==> v2: inputs <==
==> flow/design.v (excerpt) <==
module alu16_top (
    input clk,
    input [5:0] alufn,
    input [15:0] a,
    input [15:0] b,
    output reg [15:0] y
  );
make LEC_CHECK=0 ABC_AREA=1 CAP_MARGIN=20 CELL_PAD_IN_SITES_GLOBAL_PLACEMENT=3 CORE_MARGIN=2 CORE_UTILIZATION=32 CTS_CLUSTER_DIAMETER=306 CTS_CLUSTER_SIZE=100 PLACE_DENSITY=0.89 SLEW_MARGIN=20 TNS_END_PERCENT=95 finish   # period 6.5 ns
run.sh (not shown) runs the stock make flow with config.mk's settings and CLKGATE_MAP_FILE=.
==> v20 (differences from v2) <==
ABC_AREA = not set   (was 1)
CELL_PAD_IN_SITES_GLOBAL_PLACEMENT = not set   (was 3)
CORE_UTILIZATION = 72   (was 32)
CTS_CLUSTER_DIAMETER = 400   (was 306)
CTS_CLUSTER_SIZE = not set   (was 100)
PLACE_DENSITY = not set   (was 0.89)
PLACE_DENSITY_LB_ADDON = 0.0   (was not set)
TNS_END_PERCENT = not set   (was 95)
==> flow/constraint.sdc (replaced) <==
create_clock -name core_clock -period 2.43 [get_ports {clk}]
set_input_delay 0.4860 -clock core_clock [delete_from_list [all_inputs] [get_ports {clk}]]
set_output_delay 0.4860 -clock core_clock [all_outputs]
set_load 0.01 [all_outputs]
==> v11 (differences from v2) <==
ABC_AREA = 0   (was 1)
CORE_UTILIZATION = 39   (was 32)
PLACE_DENSITY = not set   (was 0.89)
==> flow_summary_export.csv <==
group,metric,value,unit
outcome,outcome,"did not finish",
outcome,fail_step,"4_1_cts",
outcome,error,"[ERROR DPL-0038] Utilization greater than 100%, impossible to legalize",
logic_synthesis,synthesis.area_per_instance,7.71,µm²
logic_synthesis,muxShareOfSynthArea,2.12,%
place,detailed_place_hpwl,33.5,mm
logic_synthesis,yosys.cell_types.count,78,
[end of results for v20]
==> flow_summary_export.csv <==
group,metric,value,unit
logic_synthesis,aoi_share,13.9,%
power_and_ir_drop,p_per_area,269,mW/mm²
outcome,outcome,"timing/DRC/antenna clean",
timing,holdWs,0.680,ns
logic_synthesis,synthesis.area_per_instance,6.64,µm²
place,detailed_place_hpwl,33.4,mm
logic_synthesis,yosys.cell_types.count,55,
drt,num_antenna_cells,0,
[end of results for v2]
==> flow_summary_export.csv <==
group,metric,value,unit
outcome,outcome,"timing/DRC/antenna clean",
final_layout,logic_gates,899,
grt,busiest_layer,"met2",
logic_synthesis,synth-async-reset-ratio,0,%
logic_synthesis,muxShareOfSynthArea,2.12,%
logic_synthesis,yosys.cell_types.count,78,
final_layout,register_share_of_the_cell_area,10.6,%
[end of results for v11]

========
==> indigo <==
==> flow/design.v <==
module adder16_7 (
    input [5:0] alufn,
    input [15:0] a,
    input [15:0] b,
    output reg [15:0] out,
    output reg z,
    output reg n,
    output reg v
  );
  reg [15:0] sum;
  reg [15:0] xb;
  always @* begin
    xb = b ^ {5'h10{alufn[0+0-:1]}};
    case (alufn[0+1-:2])
      2'h0: begin
        sum = a + b;
      end
      2'h1: begin
        sum = a - b;
      end
      2'h2: begin
        sum = a * b;
      end
      2'h3: begin
        sum = xb + 1'h1;
      end
      default: begin
        sum = a - b;
      end
    endcase
    v = (a[15+0-:1] & xb[15+0-:1] & ~sum[15+0-:1]) | (~a[15+0-:1] & ~xb[15+0-:1] & sum[15+0-:1]);
    n = sum[15+0-:1];
    z = (~|sum);
    out = sum;
  end
endmodule
module boolean16_9 (
    input [5:0] alufn,
    input [15:0] a,
    input [15:0] b,
    output reg [15:0] out
  );
  always @* begin
    case (alufn[0+3-:4])
      4'h8: begin
        out = a & b;
      end
      4'he: begin
        out = a | b;
      end
      4'h6: begin
        out = a ^ b;
      end
      4'ha: begin
        out = a;
      end
      default: begin
        out = 16'h0000;
      end
    endcase
  end
endmodule
module compare16_10 (
    input [5:0] alufn,
    input z,
    input v,
    input n,
    output reg [15:0] out
  );
  always @* begin
    case (alufn[1+1-:2])
      2'h1: begin
        out = z;
      end
      2'h2: begin
        out = n ^ v;
      end
      2'h3: begin
        out = z | (n ^ v);
      end
      default: begin
        out = 1'h0;
      end
    endcase
  end
endmodule
module shifter16_8 (
    input [15:0] a,
    input [15:0] b,
    input [5:0] alufn,
    output reg [15:0] out
  );
  always @* begin
    case (alufn[0+1-:2])
      2'h0: begin
        out = a <<< b[0+4-:5];
      end
      2'h1: begin
        out = a >>> b[0+4-:5];
      end
      2'h3: begin
        out = $signed(a) >>> b[0+4-:5];
      end
      default: begin
        out = 1'h0;
      end
    endcase
  end
endmodule
module alu_3 (
    input [5:0] alufn,
    input [15:0] a,
    input [15:0] b,
    output reg [15:0] alu_output
  );
  wire [16-1:0] M_add_out;
  wire [1-1:0] M_add_z;
  wire [1-1:0] M_add_n;
  wire [1-1:0] M_add_v;
  reg [6-1:0] M_add_alufn;
  reg [16-1:0] M_add_a;
  reg [16-1:0] M_add_b;
  adder16_7 add (
    .alufn(M_add_alufn),
    .a(M_add_a),
    .b(M_add_b),
    .out(M_add_out),
    .z(M_add_z),
    .n(M_add_n),
    .v(M_add_v)
  );
  wire [16-1:0] M_shift_out;
  reg [16-1:0] M_shift_a;
  reg [16-1:0] M_shift_b;
  reg [6-1:0] M_shift_alufn;
  shifter16_8 shift (
    .a(M_shift_a),
    .b(M_shift_b),
    .alufn(M_shift_alufn),
    .out(M_shift_out)
  );
  wire [16-1:0] M_bool_out;
  reg [6-1:0] M_bool_alufn;
  reg [16-1:0] M_bool_a;
  reg [16-1:0] M_bool_b;
  boolean16_9 bool (
    .alufn(M_bool_alufn),
    .a(M_bool_a),
    .b(M_bool_b),
    .out(M_bool_out)
  );
  wire [16-1:0] M_comp_out;
  reg [6-1:0] M_comp_alufn;
  reg [1-1:0] M_comp_z;
  reg [1-1:0] M_comp_v;
  reg [1-1:0] M_comp_n;
  compare16_10 comp (
    .alufn(M_comp_alufn),
    .z(M_comp_z),
    .v(M_comp_v),
    .n(M_comp_n),
    .out(M_comp_out)
  );
  always @* begin
    M_add_a = a;
    M_add_b = b;
    M_add_alufn = alufn;
    if (alufn[5:4] == 2'h3) begin
      M_add_alufn[1:0] = 2'h1;
    end
    M_comp_v = M_add_v;
    M_comp_n = M_add_n;
    M_comp_z = M_add_z;
    M_comp_alufn = alufn;
    M_bool_a = a;
    M_bool_b = b;
    M_bool_alufn = alufn;
    M_shift_a = a;
    M_shift_b = b;
    M_shift_alufn = alufn;
    case (alufn[4+1-:2])
      2'h0: begin
        alu_output = M_add_out;
      end
      2'h1: begin
        alu_output = M_bool_out;
      end
      2'h2: begin
        alu_output = M_shift_out;
      end
      2'h3: begin
        alu_output = M_comp_out;
      end
      default: begin
        alu_output = 16'h0000;
      end
    endcase
  end
endmodule
module alu16_top (
    input clk,
    input [5:0] alufn,
    input [15:0] a,
    input [15:0] b,
    output reg [15:0] y
  );
  reg [5:0] alufn_q;
  reg [15:0] a_q;
  reg [15:0] b_q;
  wire [15:0] alu_out;
  alu_3 alu (
    .alufn(alufn_q),
    .a(a_q),
    .b(b_q),
    .alu_output(alu_out)
  );
  always @(posedge clk) begin
    alufn_q <= alufn;
    a_q <= a;
    b_q <= b;
    y <= alu_out;
  end
endmodule
==> flow/run.sh <==
#!/bin/bash
# the make line also repeats each setting of config.mk as NAME=value (left out here)
make -C /OpenROAD-flow-scripts/flow DESIGN_CONFIG=/design/flow/config.mk WORK_HOME=/design/flow/orfs CLKGATE_MAP_FILE= finish
==> flow/config.mk <==
export PLATFORM = sky130hd
export DESIGN_NAME = alu16_top
export DESIGN_NICKNAME = alu16_top
export VERILOG_FILES = /design/flow/design.v
export SDC_FILE = /design/flow/constraint.sdc
export NUM_CORES = 4
export LEC_CHECK = 0
export ABC_AREA = 1
export CAP_MARGIN = 20
export CORE_ASPECT_RATIO = 0.92
export CORE_MARGIN = 2
export CORE_UTILIZATION = 72
export GPL_ROUTABILITY_DRIVEN = 0
export HOLD_SLACK_MARGIN = 0.3
export SLEW_MARGIN = 20
==> flow/constraint.sdc <==
create_clock -name core_clock -period 2.0 [get_ports {clk}]
set_input_delay 0.4000 -clock core_clock [delete_from_list [all_inputs] [get_ports {clk}]]
set_output_delay 0.4000 -clock core_clock [all_outputs]
set_load 0.01 [all_outputs]
==> cedar (differences from indigo) <==
- ABC_AREA: 1 -> not set
- CORE_ASPECT_RATIO: 0.92 -> not set
- CORE_UTILIZATION: 72 -> 29
- GPL_ROUTABILITY_DRIVEN: 0 -> not set
- HOLD_SLACK_MARGIN: 0.3 -> not set
==> flow/constraint.sdc (replaced) <==
create_clock -name core_clock -period 6.35 [get_ports {clk}]
set_input_delay 1.2700 -clock core_clock [delete_from_list [all_inputs] [get_ports {clk}]]
set_output_delay 1.2700 -clock core_clock [all_outputs]
set_load 0.01 [all_outputs]
==> xenon (differences from indigo) <==
- ABC_AREA: 1 -> not set
- CORE_ASPECT_RATIO: 0.92 -> not set
- CORE_UTILIZATION: 72 -> 59
- CTS_CLUSTER_DIAMETER: not set -> 400
- CTS_CLUSTER_SIZE: not set -> 99
- GPL_ROUTABILITY_DRIVEN: 0 -> not set
- HOLD_SLACK_MARGIN: 0.3 -> not set
==> flow/constraint.sdc (replaced) <==
create_clock -name core_clock -period 6.5 [get_ports {clk}]
set_input_delay 1.3000 -clock core_clock [delete_from_list [all_inputs] [get_ports {clk}]]
set_output_delay 1.3000 -clock core_clock [all_outputs]
set_load 0.01 [all_outputs]
==> qor summary <==
                                                                                          indigo                xenon                cedar
Type of destination of the critical path                                                        -             register             register
Final cell area excluding filler cells                                                          -          10,000 um^2          10,400 um^2
Total wire length after detailed routing                                                        -            32,100 um            33,900 um
Num tapcells                                                                                    -                  188                  396
Combinational fraction of the cell area                                                         -                0.707                0.681
Number of flip-flops and latches                                                                -                   54                   54
Fraction of synthesized cell area taken by the top area cell type                           0.165                0.180                0.180
Combinational fraction of design power                                                          -                0.783                0.787
Result of the run                                                          stopped before the end  timing/DRC/antenna clean  timing/DRC/antenna clean
Stage where the flow stopped                                       clock tree synthesis (4_1_cts)                    -                    -
Pwr Density                                                                                     -          325 nW/um^2          332 nW/um^2
Post-synthesis compound-gate area fraction                                                  0.139                0.197                0.197
Chip area in the Yosys report                                                           9830 um^2            9030 um^2            9030 um^2
Floorplan Nets                                                                              1,700                1,390                1,390
NumNets Final                                                                                   -                1,430                1,444
Comb gate area                                                                                  -            7100 um^2            7110 um^2
Largest cell class                                                                              -  combinational gates  combinational gates
Final WS setup                                                                                  -             0.300 ns             0.279 ns
Top pwr grp                                                                                     -  combinational cells  combinational cells
Int Pwr                                                                                         -            0.00156 W            0.00169 W
WP buf/inv                                                                                      -                    5                    7
Number of cells on the critical path                                                            -                   22                   24
Maximum VDD drop                                                                                -               356 uV               205 uV
Mapped cell area                                                                        9830 um^2            9030 um^2            9030 um^2
DR WL/cell                                                                                      -              22.9 um              20.9 um
Power figures rest on the tool's default switching activity, not on a simulated workload.
